lane 1:
==> flow/design.v <==
module PE (
	in_a,
	in_b,
	out_c
);
input	[15:0] in_a;  
input	[15:0] in_b;  
output	[9:0] out_c;
wire    [7:0] psum_l0[3:0];  
wire    [8:0] psum_l1[1:0];
assign psum_l0[0] = in_a[ 3: 0] * in_b[ 3: 0];   
assign psum_l0[1] = in_a[ 7: 4] * in_b[ 7: 4];
assign psum_l0[2] = in_a[11: 8] * in_b[11: 8];
assign psum_l0[3] = in_a[15:12] * in_b[15:12];
assign psum_l1[0] = psum_l0[0] + psum_l0[1];     
assign psum_l1[1] = psum_l0[2] + psum_l0[3];
assign out_c = psum_l1[0] + psum_l1[1];          
endmodule
module Bitblade (
	mode,
	in_a,
	in_b,
    out_c
);
input	mode;
input   [63:0] in_a;
input   [63:0] in_b;
output  [17:0] out_c;
wire    [15:0] pe_in_a[3:0];
wire    [15:0] pe_in_b[3:0];
wire    [ 9:0] pe_out_c[3:0];
wire	[31:0] aw, ax, ay, az;
wire	[31:0] bw, bx, by, bz;
assign aw = {in_a[60+4-1:60], in_a[52+4-1:52], in_a[44+4-1:44], in_a[36+4-1:36]};
assign ax = {in_a[56+4-1:56], in_a[48+4-1:48], in_a[40+4-1:40], in_a[32+4-1:32]};
assign ay = {in_a[28+4-1:28], in_a[20+4-1:20], in_a[12+4-1:12], in_a[ 4+4-1: 4]};
assign az = {in_a[24+4-1:24], in_a[16+4-1:16], in_a[ 8+4-1: 8], in_a[ 0+4-1: 0]};
assign bw = {in_b[60+4-1:60], in_b[52+4-1:52], in_b[44+4-1:44], in_b[36+4-1:36]};
assign bx = {in_b[56+4-1:56], in_b[48+4-1:48], in_b[40+4-1:40], in_b[32+4-1:32]};
assign by = {in_b[28+4-1:28], in_b[20+4-1:20], in_b[12+4-1:12], in_b[ 4+4-1: 4]};
assign bz = {in_b[24+4-1:24], in_b[16+4-1:16], in_b[ 8+4-1: 8], in_b[ 0+4-1: 0]};
assign pe_in_a[0] = (mode) ? aw : ay;
assign pe_in_a[1] = (mode) ? ax : az;
assign pe_in_a[2] = ay;
assign pe_in_a[3] = az;
assign pe_in_b[0] = (mode) ? bw : by;
assign pe_in_b[1] = (mode) ? bx : by;
assign pe_in_b[2] = (mode) ? by : bz;
assign pe_in_b[3] = bz;
PE pe0( .in_a(pe_in_a[0]), .in_b(pe_in_b[0]), .out_c(pe_out_c[0]));
PE pe1( .in_a(pe_in_a[1]), .in_b(pe_in_b[1]), .out_c(pe_out_c[1]));
PE pe2( .in_a(pe_in_a[2]), .in_b(pe_in_b[2]), .out_c(pe_out_c[2]));
PE pe3( .in_a(pe_in_a[3]), .in_b(pe_in_b[3]), .out_c(pe_out_c[3]));
assign out_c = (pe_out_c[0] << (mode ? 0 : 8)) + (pe_out_c[1] << (mode ? 0 : 4)) + (pe_out_c[2] << (mode ? 0 : 4)) + (pe_out_c[3] << (mode ? 0 : 0));
endmodule
module Cfu (
  input               cmd_valid,
  output              cmd_ready,
  input      [9:0]    cmd_payload_function_id,
  input      [31:0]   cmd_payload_inputs_0,
  input      [31:0]   cmd_payload_inputs_1,
  output reg          rsp_valid,
  input               rsp_ready,
  output reg [31:0]   rsp_payload_outputs_0,
  input               reset,
  input               clk
);
wire  [2:0] opcode;
wire  is_setting_mode, is_resetting_acc, is_accumlating, is_loading_upper;
reg         mode;  
reg   [31:0] upper_bitblade_in_a;
reg   [31:0] upper_bitblade_in_b;
wire  [63:0] bitblade_in_a;
wire  [63:0] bitblade_in_b;
wire  [31:0] bitblade_out_c;
assign opcode = cmd_payload_function_id[2:0];
assign is_setting_mode =  (cmd_valid) && (opcode == 0);
assign is_resetting_acc = (cmd_valid) && (opcode == 1);
assign is_loading_upper = (cmd_valid) && (opcode == 2);
assign is_accumlating =   (cmd_valid) && (opcode == 3);
always @(posedge clk) begin
  if (reset)
    mode <= 0;  
  else if (is_setting_mode)
    mode <= cmd_payload_function_id[3];
end
assign cmd_ready = ~rsp_valid;
always @(posedge clk) begin
  if (reset)          rsp_valid <= 1'b0;
  else if (rsp_valid) rsp_valid <= ~rsp_ready;   
  else if (cmd_valid) rsp_valid <= 1'b1;         
end
always @(posedge clk) begin
  if (reset)
    rsp_payload_outputs_0 <= 32'b0;
  else if (is_resetting_acc)
    rsp_payload_outputs_0 <= 32'b0;
  else if (is_accumlating)
    rsp_payload_outputs_0 <= rsp_payload_outputs_0 + bitblade_out_c;
end
always @(posedge clk) begin
  if (reset)                  upper_bitblade_in_a <= 0;
  else if (is_loading_upper)  upper_bitblade_in_a <= cmd_payload_inputs_0;
end
always @(posedge clk) begin
  if (reset)                  upper_bitblade_in_b <= 0;
  else if (is_loading_upper)  upper_bitblade_in_b <= cmd_payload_inputs_1;
end
assign bitblade_in_a = {upper_bitblade_in_a, cmd_payload_inputs_0};
assign bitblade_in_b = {upper_bitblade_in_b, cmd_payload_inputs_1};
Bitblade bitblade(
  .mode(mode),
  .in_a(bitblade_in_a),
  .in_b(bitblade_in_b),
  .out_c(bitblade_out_c)
);
endmodule
==> flow/config.mk <==
export PLATFORM = sky130hd
export DESIGN_NAME = Cfu
export DESIGN_NICKNAME = Cfu
export VERILOG_FILES = /design/flow/design.v
export SDC_FILE = /design/flow/constraint.sdc
export NUM_CORES = 4
export LEC_CHECK = 0
export CAP_MARGIN = 35
export CORE_MARGIN = 6
export CORE_UTILIZATION = 40
export CTS_CLUSTER_DIAMETER = 285
export GPL_ROUTABILITY_DRIVEN = 0
export GPL_TIMING_DRIVEN = 0
export SETUP_SLACK_MARGIN = 3.81
export SLEW_MARGIN = 20
==> flow/constraint.sdc <==
create_clock -name core_clock -period 13.5 [get_ports {clk}]
set_input_delay 2.7000 -clock core_clock [delete_from_list [all_inputs] [get_ports {clk}]]
set_output_delay 2.7000 -clock core_clock [all_outputs]
set_load 0.01 [all_outputs]
run.sh (not shown) runs the stock make flow with config.mk's settings and CLKGATE_MAP_FILE=.
Modified inputs, lane 2 compared to lane 1
Settings: a change of SETUP_SLACK_MARGIN from 3.81 to -0.98; a change of CAP_MARGIN from 35 to 20; a deleted GPL_TIMING_DRIVEN that had been 0; an added PLACE_DENSITY_LB_ADDON of 0.06; a deleted GPL_ROUTABILITY_DRIVEN that had been 0; a change of CTS_CLUSTER_DIAMETER from 285 to 396; a change of CORE_MARGIN from 6 to 2.
## What came out
Of lane 1 and lane 2, only lane 1 finishes the flow clean. Lane 2 -> stages 100% | layout checks FAIL | negative setup slack. Cell count after placement went up by a little under 10% going from lane 1 to lane 2. Global-route usage delta for lane 2 relative to lane 1: 0.88 points higher. Relative to lane 1, the timing-limited maximum frequency measured on lane 2 has decreased by a few percent. Delta (lane 2 minus lane 1): final hold slack went up 0.0046 ns; non-clock buffer count went up 41%; met1 track demand over resource went down 1.6 points. Summary — final area, lane 2 relative to lane 1: lower, by about 0.7%. Core utilization: lane 2 lower than lane 1. Diff lane 1 -> lane 2 | setup slack | decrease of 0.82 ns.
[inputs] lane 3 vs lane 2
Settings: CELL_PAD_IN_SITES_GLOBAL_PLACEMENT newly set to 1; PLACE_DENSITY_LB_ADDON removed (was 0.06); MAX_ROUTING_LAYER newly set to met4; CTS_CLUSTER_DIAMETER removed (was 396); SETUP_SLACK_MARGIN removed (was -0.98); TNS_END_PERCENT newly set to 20.
Findings:
Lane 3 completed end to end with timing, DRC and antenna clean. Lane 3 ends up with a buffer share of cell area that is 1.5 points higher than in lane 2. Diff lane 2 -> lane 3 | wire length of the first global-routing pass | increase of about 9%. Diff lane 2 -> lane 3: clock skew roughly the same. The total of endpoints with negative setup slack in the final report number comes out higher for lane 2 vs lane 3. For the worst setup slack, lane 3 came in 0.57 ns higher than lane 2 did.
Changes in lane 4 relative to lane 3:
Settings: CELL_PAD_IN_SITES_GLOBAL_PLACEMENT: 1 -> unset; SLEW_MARGIN: 20 -> 0; SETUP_SLACK_MARGIN: unset -> -0.9; HOLD_SLACK_MARGIN: unset -> 0.28; TNS_END_PERCENT: 20 -> unset; MAX_ROUTING_LAYER: met4 -> unset.
Results
From the logs: lane 4 reached the end of the flow and failed the layout checks with negative setup slack.
Side by side, accumulated negative setup slack turned out lower in lane 4 than in lane 3.
Compared lane 4 vs lane 3, and worst slack at placement is up in lane 4.
Compared with lane 3, lane 4 degrades detailed router's first-iteration violation count.
Diff lane 3..lane 4 | area after synthesis | unchanged
The lower non-clock buffer count came out of lane 4.
Lane 4 ended up with a higher clock period minus final worst setup slack than lane 3 did.


rev 12:
// Cfu: RTL as listed in full above, without the edits since
Settings: LEC_CHECK=0, CAP_MARGIN=20, CORE_MARGIN=2, CORE_UTILIZATION=71, CTS_CLUSTER_SIZE=35, SLEW_MARGIN=20; clock period 12.7 ns.
Rev 12 did not finish: a tool error stopped it during global routing (5_1_grt).
diff inputs: rev 12 => rev 13
Settings: a change of CORE_UTILIZATION from 71 to 59; a deleted CTS_CLUSTER_SIZE that had been 35; a change of the clock period (ns, I/O delays scaled along) from 12.7 to 9.07.
### Flow results
- Ran to the end and failed final checks on setup timing: rev 13.
- The flow ended early for rev 12: it failed with a tool error in global routing (5_1_grt).
- As far as total clock buffers created by CTS goes, rev 13 and rev 12 are indistinguishable; the numbers are identical.
- Final estimated routing congestion in global placement, rev 12 and rev 13: larger value in rev 12
- Rev 13 — fraction of the core area occupied by cells at floorplan 13 points lower, rev 12 as reference


Setup of the previous run:
// Cfu: RTL as listed in full above, without the edits since
Settings: LEC_CHECK=0, CAP_MARGIN=20, CORE_MARGIN=2, CORE_UTILIZATION=51, SLEW_MARGIN=20; clock period 13.5 ns.
Input changes introduced in the current run (baseline for comparison: the previous run):
diff --git a/flow/config.mk b/flow/config.mk
--- a/flow/config.mk
+++ b/flow/config.mk
@@ -10 +10,2 @@
-export CORE_UTILIZATION = 51
+export CORE_UTILIZATION = 40
+export HOLD_SLACK_MARGIN = 0.29
@@ -11,0 +13 @@
+export TNS_END_PERCENT = 20
## What came out
Compared with the previous run, in the current run non-clock buffer count saw a decrease, half-perimeter wire length after detailed placement saw a decrease, global-route usage over all layers saw a decrease.
Compared with the previous run, in the current run design area decreased about 0.6%; cell depth of the worst flop-to-flop path decreased 5; non-filler instance count after layout increased 4.1%; post-CTS clock slew at the launch and capture registers of the worst setup and hold paths essentially unchanged.
Lower measured slew at the worst slew-check pin was reported by the current run, not the previous run.
Between the current run and the previous run, the maximum frequency figures differ only marginally.


== run 1 ==
RTL: the design.v shown in full above, as it stands there.
==> flow/config.mk <==
export PLATFORM = sky130hd
export DESIGN_NAME = Cfu
export DESIGN_NICKNAME = Cfu
export VERILOG_FILES = /design/flow/design.v
export SDC_FILE = /design/flow/constraint.sdc
export NUM_CORES = 4
export LEC_CHECK = 0
export ABC_AREA = 1
export CAP_MARGIN = 20
export CELL_PAD_IN_SITES_DETAIL_PLACEMENT = 1
export CELL_PAD_IN_SITES_GLOBAL_PLACEMENT = 1
export CORE_ASPECT_RATIO = 1.4
export CORE_MARGIN = 7
export CORE_UTILIZATION = 19
export CTS_CLUSTER_DIAMETER = 113
export CTS_CLUSTER_SIZE = 45
export GPL_ROUTABILITY_DRIVEN = 1
export GPL_TIMING_DRIVEN = 0
export HOLD_SLACK_MARGIN = -0.02
export MAX_ROUTING_LAYER = met4
export MIN_ROUTING_LAYER = met1
export PLACE_DENSITY_LB_ADDON = 0.08
export SLEW_MARGIN = 15
==> flow/constraint.sdc <==
create_clock -name core_clock -period 8.71 [get_ports {clk}]
set_input_delay 1.7420 -clock core_clock [delete_from_list [all_inputs] [get_ports {clk}]]
set_output_delay 1.7420 -clock core_clock [all_outputs]
set_load 0.01 [all_outputs]
The layout from run 1, despite a flow that completed every stage, fails the layout checks, with the failing checks listed as negative setup slack.
Modified inputs, run 2 compared to run 1
# run 1
export LEC_CHECK = 0
export ABC_AREA = 1
export CAP_MARGIN = 20
export CELL_PAD_IN_SITES_DETAIL_PLACEMENT = 1
export CELL_PAD_IN_SITES_GLOBAL_PLACEMENT = 1
export CORE_ASPECT_RATIO = 1.4
export CORE_MARGIN = 7
export CORE_UTILIZATION = 19
export CTS_CLUSTER_DIAMETER = 113
export CTS_CLUSTER_SIZE = 45
export GPL_ROUTABILITY_DRIVEN = 1
export GPL_TIMING_DRIVEN = 0
export HOLD_SLACK_MARGIN = -0.02
export MAX_ROUTING_LAYER = met4
export MIN_ROUTING_LAYER = met1
export PLACE_DENSITY_LB_ADDON = 0.08
export SLEW_MARGIN = 15
create_clock -name core_clock -period 8.71 [get_ports {clk}]
# run 2
export LEC_CHECK = 0
export CAP_MARGIN = 20
export CORE_MARGIN = 2
export CORE_UTILIZATION = 40
export SLEW_MARGIN = 20
create_clock -name core_clock -period 11.1 [get_ports {clk}]
## What came out
No crash in run 2: every stage finished, but the layout fails its final checks due to negative setup slack. Diff run 2..run 1 | global route total overflow | unchanged. For run 1, the launch point of the worst path was cmd_payload_inputs_1[9], unlike run 2, where it was cmd_payload_inputs_1[29]. Compared with run 1, run 2 shows a lower number of tapcells. Run 1 ended up with met4 as its uppermost layer routed; run 2 ended up with met5. Going from run 1 to run 2, endpoint arrival time on the critical path higher; synthesized area lower. Run 2 -> run 1: max-slew violation count flat. The area occupied by multi-input gates of run 2 is lower than that of run 1. Worst-case register-to-register setup slack ends up higher on run 2. Row via count: run 2 lower / run 1 higher.
Relative to run 2, the following input files were edited for run 3:
# run 2
export LEC_CHECK = 0
export CAP_MARGIN = 20
export CORE_MARGIN = 2
export CORE_UTILIZATION = 40
export SLEW_MARGIN = 20
create_clock -name core_clock -period 11.1 [get_ports {clk}]
# run 3
export LEC_CHECK = 0
export CAP_MARGIN = 20
export CORE_MARGIN = 2
export CORE_UTILIZATION = 72
export PLACE_DENSITY = 0.64
export SLEW_MARGIN = 20
create_clock -name core_clock -period 11.1 [get_ports {clk}]
--- outcome ---
The higher cell total after placement of run 3 and run 2 is in run 2.
In the summary table, run 3 is marked failed, with error GRT-0116 raised in global routing.
Compared with run 2, in run 3 post-detailed-placement half-perimeter wirelength higher; number of standard-cell rows in the floorplan has decreased; summed standard-cell area reported by yosys closely matched the old numbers; synthesized cell count about even; chip width down 25%.
Delta (run 3 minus run 2): core utilization before placement higher, die size dropped about 44%.
Here is what was changed in the inputs of run 4 compared with run 3.
# run 3
export LEC_CHECK = 0
export CAP_MARGIN = 20
export CORE_MARGIN = 2
export CORE_UTILIZATION = 72
export PLACE_DENSITY = 0.64
export SLEW_MARGIN = 20
create_clock -name core_clock -period 11.1 [get_ports {clk}]
# run 4
export LEC_CHECK = 0
export CAP_MARGIN = 20
export CORE_MARGIN = 2
export CORE_UTILIZATION = 40
export SLEW_MARGIN = 20
create_clock -name core_clock -period 13.5 [get_ports {clk}]
Run 4 | status: complete | timing, DRC, antenna: pass
Of run 4 and run 3, it is run 4 that has the lower buffers inserted during post-CTS setup optimization.
Comparing run 4 against run 3, there is no change at all in number of synthesized register bits.
In the floorplan summary, run 4 is listed with a die area greater than that of run 3.
For deepest level of the CTS H-tree, run 3 and run 4 come out practically identical.
On total placed instance area: run 4 sits below run 3.
Run 4: floorplan core area is 82% higher than what run 3 reported.
Re proportion of register bits with asynchronous set or reset after synthesis: no difference whatsoever between run 4 and run 3.
Run 4 vs run 3: cell total after placement up by a little under 10%
Input changes introduced in run 5 (baseline for comparison: run 4):
# run 4
export LEC_CHECK = 0
export CAP_MARGIN = 20
export CORE_MARGIN = 2
export CORE_UTILIZATION = 40
export SLEW_MARGIN = 20
create_clock -name core_clock -period 13.5 [get_ports {clk}]
# run 5
export LEC_CHECK = 0
export CAP_MARGIN = 20
export CORE_MARGIN = 2
export CORE_UTILIZATION = 72
export CTS_CLUSTER_SIZE = 72
export HOLD_SLACK_MARGIN = -0.09
export PLACE_DENSITY_LB_ADDON = 0.24
export SLEW_MARGIN = 20
export TNS_END_PERCENT = 5
create_clock -name core_clock -period 13.5 [get_ports {clk}]
Findings:
Run 4 and run 5: one clean run, run 4; the rest did not finish clean. FAIL run 5 @ global routing: tool exited with error. Diff run 5..run 4 | mean cell area of the mapped netlist | unchanged. Summary of run 5 over run 4: placed instance area fell 370 um^2, core box area fell about 45%, number of gates given a new drive strength after cts rose 66, pre-placement core utilization rose 33 points. Of run 5 and run 4, it is run 5 that has the higher placed wire-length estimate after detailed placement. NOTE number of placed instances with taps included run 4->run 5 decreased by a little under 10%. Taking run 4 as the reference, in run 5 area enclosed by the die boundary has decreased; buffers inserted during post-CTS setup optimization has increased.
Input-level comparison between run 6 and run 5:
# run 5
export LEC_CHECK = 0
export CAP_MARGIN = 20
export CORE_MARGIN = 2
export CORE_UTILIZATION = 72
export CTS_CLUSTER_SIZE = 72
export HOLD_SLACK_MARGIN = -0.09
export PLACE_DENSITY_LB_ADDON = 0.24
export SLEW_MARGIN = 20
export TNS_END_PERCENT = 5
create_clock -name core_clock -period 13.5 [get_ports {clk}]
# run 6
export LEC_CHECK = 0
export ABC_AREA = 1
export CAP_MARGIN = 30
export CELL_PAD_IN_SITES_GLOBAL_PLACEMENT = 1
export CORE_MARGIN = 2
export CORE_UTILIZATION = 40
export GPL_TIMING_DRIVEN = 0
export MAX_ROUTING_LAYER = met4
export SLEW_MARGIN = 20
export TNS_END_PERCENT = 20
create_clock -name core_clock -period 13.5 [get_ports {clk}]
[summary]
- Run 6 went all the way through synthesis, placement and routing and the layout is clean on timing, DRC and antenna.
- Taking run 5 as the reference, in run 6 flip-flop and latch count after synthesis saw little to no change; die boundary width picked up an extra 55 um.
- Die height (lower): run 5
- Side by side, number of nets produced by synthesis turned out higher in run 6 than in run 5.
- Summary: with run 5 as the reference, cell total in the yosys stat output in run 6 moved up by more than a quarter.
- NOTE: area fraction in compound gates after synthesis in run 6 falls short of that of run 5
- Between run 5 and run 6, the flow reports count of standard-cell rows increasing by more than a quarter.
